harbor:
// buck_converter_top
module buck_converter_top #(
    parameter CLK_FREQ = 100_000_000,
    parameter PWM_FREQ = 100_000,
    parameter V_REF = 12'd2048,
    parameter KP = 16'd100,
    parameter KI = 16'd10,
    parameter KD = 16'd5
)(
    input wire clk,
    input wire rst_n,
    input wire [11:0] adc_data,
    input wire adc_valid,
    output wire pwm_out,
    output wire [11:0] voltage_monitor,
    output wire [9:0] duty_cycle_monitor
);
    wire [11:0] voltage_fb;
    wire adc_ready;
    wire [9:0] duty_cycle;
    wire pid_valid;
    adc_interface adc_if (
        .clk(clk),
        .rst_n(rst_n),
        .adc_data(adc_data),
        .adc_valid(adc_valid),
        .voltage_fb(voltage_fb),
        .data_ready(adc_ready)
    );
    pid_controller #(
        .DATA_WIDTH(12),
        .KP(KP),
        .KI(KI),
        .KD(KD),
        .SETPOINT(V_REF)
    ) pid_ctrl (
        .clk(clk),
        .rst_n(rst_n),
        .feedback(voltage_fb),
        .fb_valid(adc_ready),
        .control_out(duty_cycle),
        .out_valid(pid_valid)
    );
    pwm_generator #(
        .CLK_FREQ(CLK_FREQ),
        .PWM_FREQ(PWM_FREQ),
        .PWM_RESOLUTION(10)
    ) pwm_gen (
        .clk(clk),
        .rst_n(rst_n),
        .duty_cycle(duty_cycle),
        .pwm_out(pwm_out)
    );
    assign voltage_monitor = voltage_fb;
    assign duty_cycle_monitor = duty_cycle;
endmodule
make LEC_CHECK=0 CAP_MARGIN=15 CORE_MARGIN=2 CORE_UTILIZATION=72 CTS_CLUSTER_DIAMETER=192 CTS_CLUSTER_SIZE=96 SETUP_SLACK_MARGIN=1.93 SLEW_MARGIN=20 finish   # period 7.8 ns
run.sh (not shown) runs the stock make flow with config.mk's settings and CLKGATE_MAP_FILE=.
diff inputs: harbor => onyx
- a change of CAP_MARGIN from 15 to 20
- a deleted CTS_CLUSTER_SIZE that had been 96
- a change of CORE_UTILIZATION from 72 to 65
- a deleted SETUP_SLACK_MARGIN that had been 1.93
- a deleted CTS_CLUSTER_DIAMETER that had been 192
- a change of the clock period (ns, I/O delays scaled along) from 7.8 to 4.65
==> results <==
- Re cell area after synthesis: no difference whatsoever between onyx and harbor.
- onyx: done, clean on timing, DRC and antenna
- Comparing die area for onyx and harbor, the smaller number came from harbor.
- onyx vs harbor: placement-stage worst setup slack down in onyx
- Instance count on the critical path, onyx and harbor: smaller value in harbor
- Any difference in clock latency on the worst-skew pair between harbor and onyx is small enough to ignore.
- Cmp onyx and harbor / met2 routed wirelength / lower: harbor
Changes in cedar relative to onyx:
- a change of CORE_UTILIZATION from 65 to 66
- a change of the clock period (ns, I/O delays scaled along) from 4.65 to 4.75
## What came out
Relative to onyx, the clock skew after layout of cedar is higher by 4.4 ps. From onyx to cedar the numbers moved as follows: fmax went down by about 3.2%, non-clock buffer count was more or less identical, total met3 wirelength after detailed routing went down by 14%. When the final numbers for cedar and onyx were put side by side, the worst setup slack turned out to be greater in onyx. cedar gives more final period demand of the worst path than onyx did. Between onyx and cedar, final critical-path share of the clock period increased. Maximum single-stage delay on the critical path in cedar is 100 ps above onyx.
#### Input delta (amber over cedar)
- swapping 66 for 40 in CORE_UTILIZATION
- swapping 4.75 for 10.0 in the clock period (ns, I/O delays scaled along)
## What came out
- Non-clock buffering overhead in the final layout for amber is lower than for cedar.
- amber against cedar: number of buffers inserted by port buffering held, overall fraction of global-route tracks in use fell by 11 points, vertical die dimension has increased, cell depth of the worst hold path increased by 1 relative to the old numbers, sum of routed wire length over all layers ~0 delta.
- amber ended up with a lower utilization after layout than cedar did.
- Area of all placed cells without fillers (lower): cedar
Input changes introduced in zinc (baseline for comparison: amber):
- CTS_CLUSTER_SIZE now 66, previously not set
- TNS_END_PERCENT now 10, previously not set
- GPL_ROUTABILITY_DRIVEN now 0, previously not set
- MAX_ROUTING_LAYER now met4, previously not set
- CELL_PAD_IN_SITES_DETAIL_PLACEMENT now 2, previously not set
- HOLD_SLACK_MARGIN now -0.05, previously not set
- CELL_PAD_IN_SITES_GLOBAL_PLACEMENT now 3, previously not set
- SLEW_MARGIN now 30, was 20
- CTS_CLUSTER_DIAMETER now 364, previously not set
zinc | status: complete | timing, DRC, antenna: pass. Between amber and zinc, the area added between synthesis and finish does not differ in any meaningful way. Compared with amber, in zinc final design instance area without fill was more or less identical; hold-fix buffer count after cts essentially unchanged; aggregate global-route resource usage grew by 6.0 points. The global-route wire length before repair of zinc exceeds that of amber by about 26%. Per the comparison of zinc with amber, fraction of area in registers held; final wirelength rose by 29%; number of clock buffers in the layout up 1.
